Setup of run 1:
==> flow/design.v <==
module uart_rx #(
    parameter CLOCKS_PER_PULSE = 4 ,  
              BITS_PER_WORD = 8,  
              W_OUT = 24  
) (
    input clk,rst_n,rx,
    output reg m_valid,
    output reg [W_OUT-1:0] m_data 
);
    localparam  IDLE    = 2'b00, 
                START   = 2'b01, 
                DATA    = 2'b10, 
                STOP    = 2'b11;
  	reg [1:0] state; 
    localparam NUM_WORDS = W_OUT / BITS_PER_WORD;
    reg[$clog2(CLOCKS_PER_PULSE)-1:0] c_clocks;
    reg[$clog2(BITS_PER_WORD)-1:0] c_bits;
    reg[$clog2(NUM_WORDS)-1:0] c_words;
    always @(posedge clk or negedge rst_n) begin
        if (!rst_n) begin
            {c_words,c_bits,c_clocks,m_valid,m_data} <= 1'b0;
            state <= IDLE;
        end else begin
            m_valid <= 0;
            case(state)
                IDLE: if(rx == 0)
                    state <= START;
                START: if(c_clocks == CLOCKS_PER_PULSE/2 - 1) begin
                        c_clocks <= 0;
                        state <= DATA;
                    end else begin
                        c_clocks <= c_clocks + 1;
                    end
              DATA:   if(c_clocks == CLOCKS_PER_PULSE-1)begin
                            c_clocks <= 0;
                            m_data <= {rx, m_data[W_OUT-1:1]};  
                            if(c_bits == BITS_PER_WORD-1) begin
                                c_bits <= 0;
                                state <= STOP;  
                                if(c_words == NUM_WORDS - 1) begin
                                    m_valid <= 1;  
                                    c_words <= 0;  
                                end else c_words <= c_words + 1;  
                            end else c_bits <= c_bits + 1;  
                        end else c_clocks <= c_clocks + 1;  
                STOP: if(c_clocks == CLOCKS_PER_PULSE - 1) begin
                        c_clocks <= 0;
                        state <= IDLE;  
                    end else c_clocks <= c_clocks + 1;
            endcase
        end
    end        
endmodule
module pwm_9ch #(
    parameter RESOLUTION = 16
)(
    input  wire                 clk,
    input  wire                 rst_n,
    input  wire [RESOLUTION-1:0] duty0,
    input  wire [RESOLUTION-1:0] duty1,
    input  wire [RESOLUTION-1:0] duty2,
    input  wire [RESOLUTION-1:0] duty3,
    input  wire [RESOLUTION-1:0] duty4,
    input  wire [RESOLUTION-1:0] duty5,
    input  wire [RESOLUTION-1:0] duty6,
    input  wire [RESOLUTION-1:0] duty7,
    input  wire [RESOLUTION-1:0] duty8,
    output reg  [8:0]           pwm_out
);
    reg [RESOLUTION-1:0] counter;
    always @(posedge clk or negedge rst_n) begin
        if (!rst_n)
            counter <= {RESOLUTION{1'b0}};
        else
            counter <= counter + 1;
    end
    always @(posedge clk or negedge rst_n) begin
        if (!rst_n) begin
            pwm_out <= 9'b0;
        end else begin
            pwm_out[0] <= (counter < duty0);
            pwm_out[1] <= (counter < duty1);
            pwm_out[2] <= (counter < duty2);
            pwm_out[3] <= (counter < duty3);
            pwm_out[4] <= (counter < duty4);
            pwm_out[5] <= (counter < duty5);
            pwm_out[6] <= (counter < duty6);
            pwm_out[7] <= (counter < duty7);
            pwm_out[8] <= (counter < duty8);
        end
    end
endmodule
module sev_seg_decorder(
    input [3:0] digit,
    output reg [6:0] seg
);
    always @(*)begin
        case(digit)
           4'd0: seg  = 7'b1000000;  
            4'd1: seg  = 7'b1111001;  
            4'd2: seg  = 7'b0100100;  
            4'd3: seg  = 7'b0110000;  
            4'd4: seg  = 7'b0011001;  
            4'd5: seg  = 7'b0010010;  
            4'd6: seg  = 7'b0000010;  
            4'd7: seg  = 7'b1111000;  
            4'd8: seg  = 7'b0000000;  
            4'd9: seg  = 7'b0010000;  
            4'd10: seg = 7'b0001000;  
            4'd11: seg = 7'b0000011;  
            4'd12: seg = 7'b1000110;  
            4'd13: seg = 7'b0100001;  
            4'd14: seg = 7'b0000110;  
            4'd15: seg = 7'b0001110;  
            default: seg = 7'b0111111;  
        endcase 
        end
endmodule
module uart_pwm_data_store #(
    parameter WIDTH = 16,
    parameter CHANNELS = 9
)(
    input  wire              clk,
    input  wire              rst_n,
    input  wire              rx_valid,
    input  wire [WIDTH-1:0]  rx_data,
    output reg  [3:0]        pkt_count,
    output reg [WIDTH-1:0] duty0,
    output reg [WIDTH-1:0] duty1,
    output reg [WIDTH-1:0] duty2,
    output reg [WIDTH-1:0] duty3,
    output reg [WIDTH-1:0] duty4,
    output reg [WIDTH-1:0] duty5,
    output reg [WIDTH-1:0] duty6,
    output reg [WIDTH-1:0] duty7,
    output reg [WIDTH-1:0] duty8
);
    reg [WIDTH-1:0] duty_reg [0:CHANNELS-1];
    integer k;
    always @(posedge clk or negedge rst_n) begin
        if (!rst_n) begin
            pkt_count <= 4'd0;
            for (k = 0; k < CHANNELS; k = k + 1)
                duty_reg[k] <= {WIDTH{1'b0}};
            duty0 <= 0; duty1 <= 0; duty2 <= 0;
            duty3 <= 0; duty4 <= 0; duty5 <= 0;
            duty6 <= 0; duty7 <= 0; duty8 <= 0;
        end else if (rx_valid) begin
            duty_reg[pkt_count] <= rx_data;
            duty0 <= duty_reg[0];
            duty1 <= duty_reg[1];
            duty2 <= duty_reg[2];
            duty3 <= duty_reg[3];
            duty4 <= duty_reg[4];
            duty5 <= duty_reg[5];
            duty6 <= duty_reg[6];
            duty7 <= duty_reg[7];
            duty8 <= duty_reg[8];
            if (pkt_count == CHANNELS-1)
                pkt_count <= 4'd0;
            else
                pkt_count <= pkt_count + 1;
        end
    end
endmodule
module uart_pwm_top (
    input  wire        clk,         
    input  wire        rst_n,       
    input  wire        uart_rx,     
    output wire [8:0]  pwm_out,     
    output wire [6:0] seg0,
    output wire [6:0] seg1,
    output wire [6:0] seg2,
    output wire [6:0] seg3,
    output wire [3:0] pkt_count
);
    wire        rx_valid;
    wire [15:0] rx_data;
    uart_rx #(.CLOCKS_PER_PULSE(434),  
              .BITS_PER_WORD(8), 
              .W_OUT(16) 
    ) uart_rx_inst (
        .clk(clk),
        .rst_n(rst_n),
        .rx(uart_rx),
        .m_data(rx_data),
        .m_valid(rx_valid)
    );
    wire [15:0] duty0, duty1, duty2, duty3, duty4, duty5, duty6, duty7, duty8;
    uart_pwm_data_store #(
        .WIDTH(16),
        .CHANNELS(9)
    ) data_store_inst (
        .clk(clk),
        .rst_n(rst_n),
        .rx_valid(rx_valid),
        .rx_data(rx_data),
        .pkt_count(pkt_count),
        .duty0(duty0), .duty1(duty1), .duty2(duty2),
        .duty3(duty3), .duty4(duty4), .duty5(duty5),
        .duty6(duty6), .duty7(duty7), .duty8(duty8)
    );
    pwm_9ch #(
        .RESOLUTION(16)
    ) pwm_inst (
        .clk(clk),
        .rst_n(rst_n),
        .duty0(duty0),
        .duty1(duty1),
        .duty2(duty2),
        .duty3(duty3),
        .duty4(duty4),
        .duty5(duty5),
        .duty6(duty6),
        .duty7(duty7),
        .duty8(duty8),
        .pwm_out(pwm_out)
    );
    wire [3:0] digit0 = rx_data[3:0];     
    wire [3:0] digit1 = rx_data[7:4];
    wire [3:0] digit2 = rx_data[11:8];
    wire [3:0] digit3 = rx_data[15:12];   
    sev_seg_decorder seg_inst0 (.digit(digit0), .seg(seg0));
    sev_seg_decorder seg_inst1 (.digit(digit1), .seg(seg1));
    sev_seg_decorder seg_inst2 (.digit(digit2), .seg(seg2));
    sev_seg_decorder seg_inst3 (.digit(digit3), .seg(seg3));
endmodule
==> flow/config.mk <==
export PLATFORM = sky130hd
export DESIGN_NAME = uart_pwm_top
export DESIGN_NICKNAME = uart_pwm_top
export VERILOG_FILES = /design/flow/design.v
export SDC_FILE = /design/flow/constraint.sdc
export NUM_CORES = 4
export LEC_CHECK = 0
export ABC_AREA = 0
export CAP_MARGIN = 5
export CELL_PAD_IN_SITES_GLOBAL_PLACEMENT = 2
export CORE_ASPECT_RATIO = 0.7
export CORE_MARGIN = 2
export CORE_UTILIZATION = 16
export CTS_CLUSTER_DIAMETER = 64
export CTS_CLUSTER_SIZE = 18
export GPL_TIMING_DRIVEN = 1
export MAX_ROUTING_LAYER = met5
export PLACE_DENSITY = 0.78
export SLEW_MARGIN = 20
export TNS_END_PERCENT = 60
==> flow/constraint.sdc <==
create_clock -name core_clock -period 6.82 [get_ports {clk}]
set_input_delay 1.3640 -clock core_clock [delete_from_list [all_inputs] [get_ports {clk}]]
set_output_delay 1.3640 -clock core_clock [all_outputs]
set_load 0.01 [all_outputs]
run.sh (not shown) runs the stock make flow with config.mk's settings and CLKGATE_MAP_FILE=.
Edits applied to the flow inputs when going from run 1 to run 2:
Settings: CORE_ASPECT_RATIO: 0.7 -> unset; CELL_PAD_IN_SITES_DETAIL_PLACEMENT: unset -> 1; TNS_END_PERCENT: 60 -> unset; CAP_MARGIN: 5 -> 25; ABC_AREA: 0 -> unset; MAX_ROUTING_LAYER: met5 -> unset; CTS_CLUSTER_DIAMETER: 64 -> unset; PLACE_DENSITY: 0.78 -> unset; GPL_TIMING_DRIVEN: 1 -> 0; CORE_UTILIZATION: 16 -> 40; CELL_PAD_IN_SITES_GLOBAL_PLACEMENT: 2 -> unset; CTS_CLUSTER_SIZE: 18 -> unset; the clock period (ns, I/O delays scaled along): 6.82 -> 20.0.
### Flow results
Summary of the comparison: global-route usage is higher in run 2, relative to run 1.
Run 2: routed wire length about 13% above run 1
There was hardly any difference in area of the multi-input gates between run 1 and run 2.
Effective utilization at floorplan: run 2 higher than run 1
Re area growth from synthesis to layout: run 2 and run 1 aren't equal, and the lower value belongs to run 2.
Going from run 1 to run 2, number of standard-cell rows in the floorplan saw a decrease; clock latency on the worst-skew pair saw little to no change.
Routed length per instance (run 2 / run 1): 1.5
In the tables for run 2 and run 1, post-route worst hold slack reads lower with run 2.
Setup changes, run 2 to run 3
Settings: clearing GPL_TIMING_DRIVEN, which used to be 0; swapping 25 for 20 in CAP_MARGIN; clearing CELL_PAD_IN_SITES_DETAIL_PLACEMENT, which used to be 1; putting SETUP_SLACK_MARGIN at 0.62 where nothing was set; swapping 20.0 for 6.82 in the clock period (ns, I/O delays scaled along).
--- outcome ---
When run 3 is set beside run 2, its flip-flop and latch share of the layout cell area turns out to be 0.94 points larger. Power after layout | run 3 above run 2. Going from run 2 to run 3, the number of inserted filler cells in the final layout was found to have gone down by about 15%. Run 3: layout clock buffer count higher than run 2. Delta (run 3 minus run 2): internal power higher, peak supply drop higher. Looking at termination of the worst setup path, the seg3[3] result is from run 3; the seg1[1] one comes from run 2.
Inputs modified between run 3 and run 4:
Settings: PLACE_DENSITY_LB_ADDON newly set to 0.0; CORE_UTILIZATION changed from 40 to 71; SETUP_SLACK_MARGIN removed (was 0.62); the clock period (ns, I/O delays scaled along) changed from 6.82 to 3.79.
--- outcome ---
Run 4 completed every stage of the flow, and the final layout passed the timing, design-rule and antenna checks. Run 3 finished every step from synthesis to the final layout, and the layout passed the timing, design-rule and antenna checks. Looking at area growth from synthesis to layout, run 4 sits below run 3. On register-to-register slack, run 4 does worse than run 3. Relative to run 3, total power of the final layout has increased by 81% in run 4. Cmp run 4 and run 3 / final worst setup slack / lower: run 4. Routed wire in run 4 totals less than in run 3. Global-route wire length before repair, run 4 and run 3, lower one = run 3. Number of detailed-routing iterations run before antenna repair, run 4 and run 3: lower on run 3. Compared with run 3, run 4 shows total CTS buffers lower by 2.6%. In run 4 the cell area reported after detailed placement turned out about 1.5% lower than in run 3. Total die area, run 4 and run 3: larger value in run 3.
Power and IR drop assume default switching activity.
